lane 1:
==> flow/design.v (excerpt) <==
module top_cmd_uart #(
    parameter integer CLOCK_FREQ = 100_000_000,
    parameter integer BAUD_RATE  = 115200
)(
    input  logic       clk,
    input  logic       reset,
    input  logic       RxD,
    output logic       TxD,
    output logic [7:0] led
);
Settings: LEC_CHECK=0, CAP_MARGIN=20, CORE_MARGIN=2, CORE_UTILIZATION=72, PLACE_DENSITY_LB_ADDON=0.0, SETUP_SLACK_MARGIN=0.82, SLEW_MARGIN=20; clock period 2.94 ns.
run.sh (not shown) runs the stock make flow with config.mk's settings and CLKGATE_MAP_FILE=.
[flow] lane 1 | stages: complete | final checks: fail | reason: setup timing
#### Input delta (lane 3 over lane 1)
Settings: PLACE_DENSITY_LB_ADDON no longer set, was 0.0; CORE_UTILIZATION now 58, was 72; SETUP_SLACK_MARGIN no longer set, was 0.82; the clock period (ns, I/O delays scaled along) now 5.67, was 2.94.
Notes after the runs:
- Status | lane 3 and lane 1 | clean except lane 1
- Lane 1 completed end to end; final checks failed (setup timing).
- The final clock period utilization by the worst path of lane 3 falls short of that of lane 1 by 44 points.
- Changes observed in lane 3 relative to lane 1: met1 layer wirelength in the final routing shrank by 19%; proportion of synthesized area in mux cells held steady; number of buffers added by the clock tree synthesis step grew by 9.7%; flip-flop and latch share of the layout cell area grew by 8.1 points.
- Lane 3 -> lane 1: number of hold buffers added after CTS delta 0, exact match

========
top_cmd_uart again, from the RTL that the note above started with.
clock: 2.94 ns
lec_check: 0
cap_margin: 20
core_margin: 2
core_utilization: 68
slew_margin: 20
Then changed:
--- a/flow/config.mk
+++ b/flow/config.mk
@@ -8,4 +8,4 @@
 export CAP_MARGIN = 20
 export CORE_MARGIN = 2
-export CORE_UTILIZATION = 68
+export CORE_UTILIZATION = 40
 export SLEW_MARGIN = 20
==> flow/constraint.sdc (replaced) <==
create_clock -name core_clock -period 10.0 [get_ports {clk}]
set_input_delay 2.0000 -clock core_clock [delete_from_list [all_inputs] [get_ports {clk}]]
set_output_delay 2.0000 -clock core_clock [all_outputs]
set_load 0.01 [all_outputs]
Effect: Via count is lower by a few percent; wire length hardly moves; cell count went up by roughly a tenth.
Then changed:
--- a/flow/config.mk
+++ b/flow/config.mk
@@ -8,4 +8,9 @@
 export CAP_MARGIN = 20
 export CORE_MARGIN = 2
-export CORE_UTILIZATION = 40
+export CORE_UTILIZATION = 50
+export CTS_CLUSTER_DIAMETER = 271
+export CTS_CLUSTER_SIZE = 13
+export GPL_ROUTABILITY_DRIVEN = 0
+export GPL_TIMING_DRIVEN = 0
 export SLEW_MARGIN = 20
+export TNS_END_PERCENT = 80
- clock skew barely changes
- maximum frequency rose by a few percent
- total power decreases by roughly a tenth
Then changed:
==> flow/config.mk (replaced) <==
export PLATFORM = sky130hd
export DESIGN_NAME = top_cmd_uart
export DESIGN_NICKNAME = top_cmd_uart
export VERILOG_FILES = /design/flow/design.v
export SDC_FILE = /design/flow/constraint.sdc
export NUM_CORES = 4
export LEC_CHECK = 0
export CAP_MARGIN = 20
export CORE_MARGIN = 2
export CORE_UTILIZATION = 67
export SLEW_MARGIN = 20
==> flow/constraint.sdc (replaced) <==
create_clock -name core_clock -period 4.05 [get_ports {clk}]
set_input_delay 0.8100 -clock core_clock [delete_from_list [all_inputs] [get_ports {clk}]]
set_output_delay 0.8100 -clock core_clock [all_outputs]
set_load 0.01 [all_outputs]
Outcome: The changed run went through all stages and came out clean. Setup slack gets worse by 5100 ps. Power rises to 2.7 times its value. Routed wire length falls by 6.3%. Synthesized area stays the same. Die size falls by 25%.
Then changed:
--- a/flow/config.mk
+++ b/flow/config.mk
@@ -8,4 +8,4 @@
 export CAP_MARGIN = 20
 export CORE_MARGIN = 2
-export CORE_UTILIZATION = 67
+export CORE_UTILIZATION = 40
 export SLEW_MARGIN = 20
Result:
- The new run produced a clean layout
- wire length increases by 5.8%
- sequential share of layout area decreases by 1.2 points
- register-to-register slack improves by 20 ps
- global-route usage decreases by 9.0 points
- clock-buffer cell count increases by 4
- total power increases by 3.9%
- area after synthesis stays the same
- hold slack degrades by 4.7 ps
- via count decreases by 0.96%
- flip-flop count stays the same
- utilization decreases by 29 points

========
top_cmd_uart again, from the RTL that the note above started with.
clock: 10.0 ns
lec_check: 0
cap_margin: 40
cell_pad_in_sites_global_placement: 2
core_margin: 2
core_utilization: 50
cts_cluster_diameter: 32
cts_cluster_size: 13
gpl_routability_driven: 0
gpl_timing_driven: 0
max_routing_layer: met5
setup_slack_margin: 0.29
slew_margin: 20
tns_end_percent: 75
==> next run, changes <==
CTS_CLUSTER_DIAMETER = 157   (was 32)
MIN_ROUTING_LAYER = met2   (was unset)
clock period = 5.05 ns   (was 10.0 ns; I/O delays follow)
What happened: Sequential power came out higher by 98%; routed wire length came out higher by 1.3%; worst hold slack is better by 0.0065 ns.
==> next run, changes <==
CAP_MARGIN = 20   (was 40)
CELL_PAD_IN_SITES_GLOBAL_PLACEMENT = unset   (was 2)
CORE_UTILIZATION = 27   (was 50)
CTS_CLUSTER_DIAMETER = unset   (was 157)
CTS_CLUSTER_SIZE = unset   (was 13)
GPL_ROUTABILITY_DRIVEN = unset   (was 0)
GPL_TIMING_DRIVEN = unset   (was 0)
MAX_ROUTING_LAYER = unset   (was met5)
MIN_ROUTING_LAYER = unset   (was met2)
SETUP_SLACK_MARGIN = unset   (was 0.29)
TNS_END_PERCENT = unset   (was 75)
clock period = 12.9 ns   (was 5.05 ns; I/O delays follow)
After rerunning: Global-route usage went down by 22 points. Power shrinks by well over a third. Clock power falls by well over a third. Count of clock-buffer cells in the layout goes up by 3. Worst setup slack is better by 6.6 ns. Synthesized area stays the same. Non-clock buffer count shrinks by 78. Final cell count is higher by roughly a tenth. Combinational power went down by well over a third. Sequential power falls by well over a third.
==> next run, changes <==
CORE_UTILIZATION = 72   (was 27)
SETUP_SLACK_MARGIN = -0.26   (was unset)
clock period = 2.59 ns   (was 12.9 ns; I/O delays follow)
Outcome: This time the run produced a layout that fails on setup timing; hold slack gets better by 0.015 ns; total power is higher to 4.8 times its value; utilization is higher by 52 points.

========
top_cmd_uart again, from the RTL that the note above started with.
clock: 4.55 ns
lec_check: 0
abc_area: 1
cap_margin: 5
cell_pad_in_sites_detail_placement: 1
cell_pad_in_sites_global_placement: 1
core_aspect_ratio: 0.65
core_margin: 9
core_utilization: 33
cts_cluster_size: 22
gpl_routability_driven: 1
gpl_timing_driven: 0
max_routing_layer: met4
min_routing_layer: met2
place_density_lb_addon: 0.15
setup_slack_margin: 1.01
slew_margin: 25
tns_end_percent: 5
The first run passed the timing, DRC and antenna checks.
==> next run, changes <==
Settings changed: CAP_MARGIN 5 to 20, CELL_PAD_IN_SITES_DETAIL_PLACEMENT 1 to not set, CELL_PAD_IN_SITES_GLOBAL_PLACEMENT 1 to not set, CORE_ASPECT_RATIO 0.65 to not set, CORE_MARGIN 9 to 2, CORE_UTILIZATION 33 to 72, CTS_CLUSTER_SIZE 22 to not set, GPL_ROUTABILITY_DRIVEN 1 to not set, GPL_TIMING_DRIVEN 0 to not set, MAX_ROUTING_LAYER met4 to not set, MIN_ROUTING_LAYER met2 to not set, PLACE_DENSITY_LB_ADDON 0.15 to not set, SETUP_SLACK_MARGIN 1.01 to not set, SLEW_MARGIN 25 to 20.
Clock period 4.55 ns to 2.25 ns, I/O delays scaled along.
Outcome: The changed run reached the layout checks and failed them: setup timing; synthesized cell count stays the same; first-iteration DRC count falls by 19%; worst hold slack improves by 25 ps; total power came out higher by about 90%; utilization grows by 43 points; die size is lower by about 60%.
==> next run, changes <==
Settings changed: CORE_UTILIZATION 72 to 71, SETUP_SLACK_MARGIN set to -0.22, TNS_END_PERCENT 5 to not set.
The changed run finished but failed the layout checks on setup timing.
Wire length came out lower by 3.2%.
Synthesized cell count does not change.
Via count falls by about 2%.
Final area stays flat.
Setup slack improved by 13 ps.
Power goes up by about 0.8%.
Maximum frequency is higher by 0.51%.
Register-to-register slack stays flat.

========
v23:
Starting RTL as in the previous note.
// top_cmd_uart
module top_cmd_uart #(
    parameter integer CLOCK_FREQ = 100_000_000,
    parameter integer BAUD_RATE  = 115200
)(
    input  logic       clk,
    input  logic       reset,
    input  logic       RxD,
    output logic       TxD,
    output logic [7:0] led
);
clock: 5.87 ns
lec_check: 0
abc_area: 1
cap_margin: 15
core_margin: 2
core_utilization: 36
cts_cluster_size: 83
gpl_timing_driven: 0
place_density: 0.83
setup_slack_margin: 0.48
slew_margin: 20
> inputs changed (v23 -> v47)
Settings: swapping 83 for 10 in CTS_CLUSTER_SIZE; swapping 36 for 72 in CORE_UTILIZATION; clearing GPL_TIMING_DRIVEN, which used to be 0; clearing PLACE_DENSITY, which used to be 0.83; clearing SETUP_SLACK_MARGIN, which used to be 0.48; swapping 15 for 20 in CAP_MARGIN; swapping 5.87 for 2.25 in the clock period (ns, I/O delays scaled along).
## What came out
Summary of v23 and v47: one run falls short of a clean finish, namely v47. Status v47: flow complete, layout not clean - setup timing. v47 ended up with a higher final clock period utilization by the worst path than v23 did. Taking v23 as the reference, in v47 fraction of met2 tracks used by global routing saw an increase; register share of the cell area grew by 0.73 points; clock network fraction of total power went down 0.8 points.
Changes in v21 relative to v47:
Settings: setting MAX_ROUTING_LAYER to met5 for the first time; changing CAP_MARGIN from 20 to 5; setting SETUP_SLACK_MARGIN to -0.21 for the first time; setting CELL_PAD_IN_SITES_DETAIL_PLACEMENT to 0 for the first time; setting CTS_CLUSTER_DIAMETER to 400 for the first time; setting PLACE_DENSITY to 0.41 for the first time; removing CTS_CLUSTER_SIZE (formerly 10); setting GPL_TIMING_DRIVEN to 1 for the first time; changing SLEW_MARGIN from 20 to 30; setting GPL_ROUTABILITY_DRIVEN to 1 for the first time.
v21 vs. v47: worst hold slack went up by 0.015 ns. Changes observed in v21 relative to v47: synthesis-to-finish area growth fell 0.38 points; post-route core utilization lower; sequential share of layout area picked up an extra 0.16 points. Compared with v47, in v21 total power of the final layout lost 65 µW; setup slack after layout lost 0.055 ns; global routing usage on met3 picked up an extra 0.21 points. From v47 to v21 the numbers moved as follows: internal power component down about 0.35%, multi-input combinational cell area dropped about 1.2%. Via count: v21 higher than v47. v21 finished all stages; however, its layout fails the closing checks, the failures being setup timing.
Here is what was changed in the inputs of v7 compared with v21.
Settings: changing SLEW_MARGIN from 30 to 40; removing GPL_TIMING_DRIVEN (formerly 1); removing CTS_CLUSTER_DIAMETER (formerly 400); changing CAP_MARGIN from 5 to 20; changing SETUP_SLACK_MARGIN from -0.21 to -0.19; removing MAX_ROUTING_LAYER (formerly met5); removing PLACE_DENSITY (formerly 0.41); removing CELL_PAD_IN_SITES_DETAIL_PLACEMENT (formerly 0); removing GPL_ROUTABILITY_DRIVEN (formerly 1); removing ABC_AREA (formerly 1); setting CTS_CLUSTER_SIZE to 15 for the first time.
==> results <==
The flow completed for v7, but it is not clean: the layout still shows setup timing. Summary of v7 over v21: final area increased by about 5% relative to the old numbers, initial antenna violation count went up by 1, setup slack moved down, initial core utilization -0.70 points.
No activity file was given, so power comes from the tool's default toggle rates.
